==> run a: inputs <==
## Topmodule
module Topmodule(
    input wire Clk,
    input wire Data,
    input wire Reset,
    input wire En,
    output reg Out
    );
	 wire Out_scrambler;
	 wire Out_descrambler;
	 wire Out_convendcoder;
	 wire Out_viterbi;
	 wire Out_interleaver;
	 wire Out_deinterleaver;
	 reg [9:0] counter;
	 Scrambler_control Scrambler (
    .Clk(Clk), 
    .MAC_Data(Data), 
    .Reset(Reset), 
    .En(En), 
    .Out(Out_scrambler)
    );
	 convencoder_control convendcoder (
    .Clk(Clk), 
    .Reset(Reset), 
    .En(En), 
    .Data(Out_scrambler), 
    .kout(Out_convendcoder)
    );
	 control_interleaver interleaved (
    .Clk(Clk), 
    .Reset(Reset), 
    .En(En), 
    .Data(Out_convendcoder), 
    .Out(Out_interleaver)
    );
	 control_deinterleaver deinterleaved (
    .Clk(Clk), 
    .Reset(Reset), 
    .En(En), 
    .Data(Out_interleaver), 
    .Out(Out_deinterleaver) 
    );
	 viterbicontrol vit (
    .Data(Out_deinterleaver), 
    .Clk(Clk), 
    .En(En), 
    .Reset(Reset), 
    .Out(Out_viterbi)
    );
	 Descrambler_control Descrambler (
    .Clk(Clk),  
    .Reset(Reset), 
    .En(En), 
    .Data(Out_viterbi), 
    .Out(Out_descrambler)
    );
	always@ (posedge Clk)begin
		if(~En || Reset) begin
			Out <= 1'b0;
			counter <= 10'b0;
		end
		else 
			Out <= Out_descrambler;
	end
endmodule
export LEC_CHECK = 0
export CAP_MARGIN = 40
export CELL_PAD_IN_SITES_GLOBAL_PLACEMENT = 2
export CORE_MARGIN = 2
export CORE_UTILIZATION = 70
export CTS_CLUSTER_DIAMETER = 172
export HOLD_SLACK_MARGIN = 0.04
export PLACE_DENSITY_LB_ADDON = 0.27
export SETUP_SLACK_MARGIN = 2.23
export SLEW_MARGIN = 20
create_clock -name core_clock -period 8.33 [get_ports {Clk}]
run.sh (not shown) runs the stock make flow with config.mk's settings and CLKGATE_MAP_FILE=.
==> run b: changes against run a <==
==> flow/config.mk (replaced) <==
export PLATFORM = sky130hd
export DESIGN_NAME = Topmodule
export DESIGN_NICKNAME = Topmodule
export VERILOG_FILES = /design/flow/design.v
export SDC_FILE = /design/flow/constraint.sdc
export NUM_CORES = 4
export LEC_CHECK = 0
export ABC_AREA = 1
export CAP_MARGIN = 5
export CORE_MARGIN = 2
export CORE_UTILIZATION = 71
export CTS_CLUSTER_DIAMETER = 220
export CTS_CLUSTER_SIZE = 17
export MAX_ROUTING_LAYER = met4
export SETUP_SLACK_MARGIN = 1.88
export SLEW_MARGIN = 20
==> flow/constraint.sdc (replaced) <==
create_clock -name core_clock -period 9.68 [get_ports {Clk}]
set_input_delay 1.9360 -clock core_clock [delete_from_list [all_inputs] [get_ports {Clk}]]
set_output_delay 1.9360 -clock core_clock [all_outputs]
set_load 0.01 [all_outputs]
==> comparison <==
Run a stopped in 3_1_place_gp_skip_io, error FLW-0024. Run b finished clean.
Area after synthesis: run a is smaller than run b (about 3%).
Of run b and run a, run b has the higher die size (gap 1.5%, measured against run a).
Against run b, the synthesized cell count of run a is smaller by about 20%.
==> figures <==
quantity	run a	run b
Synthesized-area fraction occupied by adder cells	0.05358	0.05204
Area inside the core boundary	65630 µm²	66800 µm²
Initial Util	0.7059	0.7140
Ys cells	5866	7262
Post-synthesis cell type count	103	62
Gate count after technology mapping	5866	7262
Die H	261.3 µm	263.2 µm
DIE AREA	68250 µm²	69270 µm²
Horizontal die dimension	261.3 µm	263.2 µm
Post-synth area from yosys stat	46330 µm²	47700 µm²
Status	did not finish	timing/DRC/antenna clean
Failing step	3_1_place_gp_skip_io	-
Post-Synthesis Cell Area	46330 µm²	47700 µm²

==> build 17 <==
Starting RTL as in the previous note.
==> flow/config.mk <==
export PLATFORM = sky130hd
export DESIGN_NAME = Topmodule
export DESIGN_NICKNAME = Topmodule
export VERILOG_FILES = /design/flow/design.v
export SDC_FILE = /design/flow/constraint.sdc
export NUM_CORES = 4
export LEC_CHECK = 0
export ABC_AREA = 1
export CAP_MARGIN = 20
export CORE_MARGIN = 2
export CORE_UTILIZATION = 69
export SLEW_MARGIN = 20
==> flow/constraint.sdc <==
create_clock -name core_clock -period 17.6 [get_ports {Clk}]
set_input_delay 3.5200 -clock core_clock [delete_from_list [all_inputs] [get_ports {Clk}]]
set_output_delay 3.5200 -clock core_clock [all_outputs]
set_load 0.01 [all_outputs]
==> build 14: changes against build 17 <==
--- a/flow/config.mk
+++ b/flow/config.mk
@@ -6,7 +6,12 @@
 export NUM_CORES = 4
 export LEC_CHECK = 0
 export ABC_AREA = 1
-export CAP_MARGIN = 20
+export CAP_MARGIN = 15
+export CELL_PAD_IN_SITES_GLOBAL_PLACEMENT = 0
 export CORE_MARGIN = 2
-export CORE_UTILIZATION = 69
+export CORE_UTILIZATION = 72
+export CTS_CLUSTER_DIAMETER = 172
+export HOLD_SLACK_MARGIN = 0.04
+export PLACE_DENSITY = 0.63
+export SETUP_SLACK_MARGIN = -0.38
 export SLEW_MARGIN = 20
==> flow/constraint.sdc (replaced) <==
create_clock -name core_clock -period 6.7 [get_ports {Clk}]
set_input_delay 1.3400 -clock core_clock [delete_from_list [all_inputs] [get_ports {Clk}]]
set_output_delay 1.3400 -clock core_clock [all_outputs]
set_load 0.01 [all_outputs]
==> flow_results.org <==
#+TITLE: Synthesis and PnR summary

** Run status
- Outcome :: failed layout checks
- The violated checks flagged are setup timing.

** Flow run
- The logs give a warning total of 65.

** Clock tree
- After clock tree synthesis, the repair step resized 12 gates.
- Post-CTS setup repair buffer count :: 4

** Pwr
- Summed over all nets, the switching power comes to 2.09 mW.
- The leakage component of the power was reported as 19.6 nW.

** Drt
- Number of iterations in the first detailed-routing pass :: 11
- DR vias :: 49900

** Final timing
- For this run, the final setup violation count is recorded as 1.
- After layout, the worst setup slack is -2.81 ns.

** Final layout
- Leaving out buffers and inverters, the combinational logic in the layout accounts for 27400 µm².

** Global route
- Global routing used 49.8% of the available met1 tracks.
# the run above: build 14

==> flow_results.org <==
#+TITLE: Synthesis and PnR summary

** Run status
- The flow ran to the end and the layout has no timing, DRC or antenna violations.

** Final timing
- Final number of setup-violating endpoints :: 0
- Fin worst setup slack :: 6.44 ns

** Setup path
- The worst register-to-register path has a depth of 55.

** Pwr
- Switching pwr :: 0.821 mW
- The worst-case IR drop observed on VDD is 85.6 µV.
- Leakage power :: 19.1 nW
- Sequential cells burn 48.2% of the power.

** Global route
- Routing resource usage on met1 recorded by global route was 47.8%.

** Drt
- Number of iterations in the first detailed-routing pass :: 9
- DR vias :: 49000

** Clock tree
- In this run the post-CTS setup repair buffer count came out at 0.
- After clock tree synthesis, the repair step resized 0 gates.

** Synth
- Ranked by total cell area, the synthesized netlist is headed by dfxtp_1 33%, nand2_1 10%, o21ai_0 7.7%, a21oi_1 7.4%, inv_1 7.1%.

** Flow run
- OpenROAD warning count :: 62
# the run above: build 17

Power and IR drop assume default switching activity.
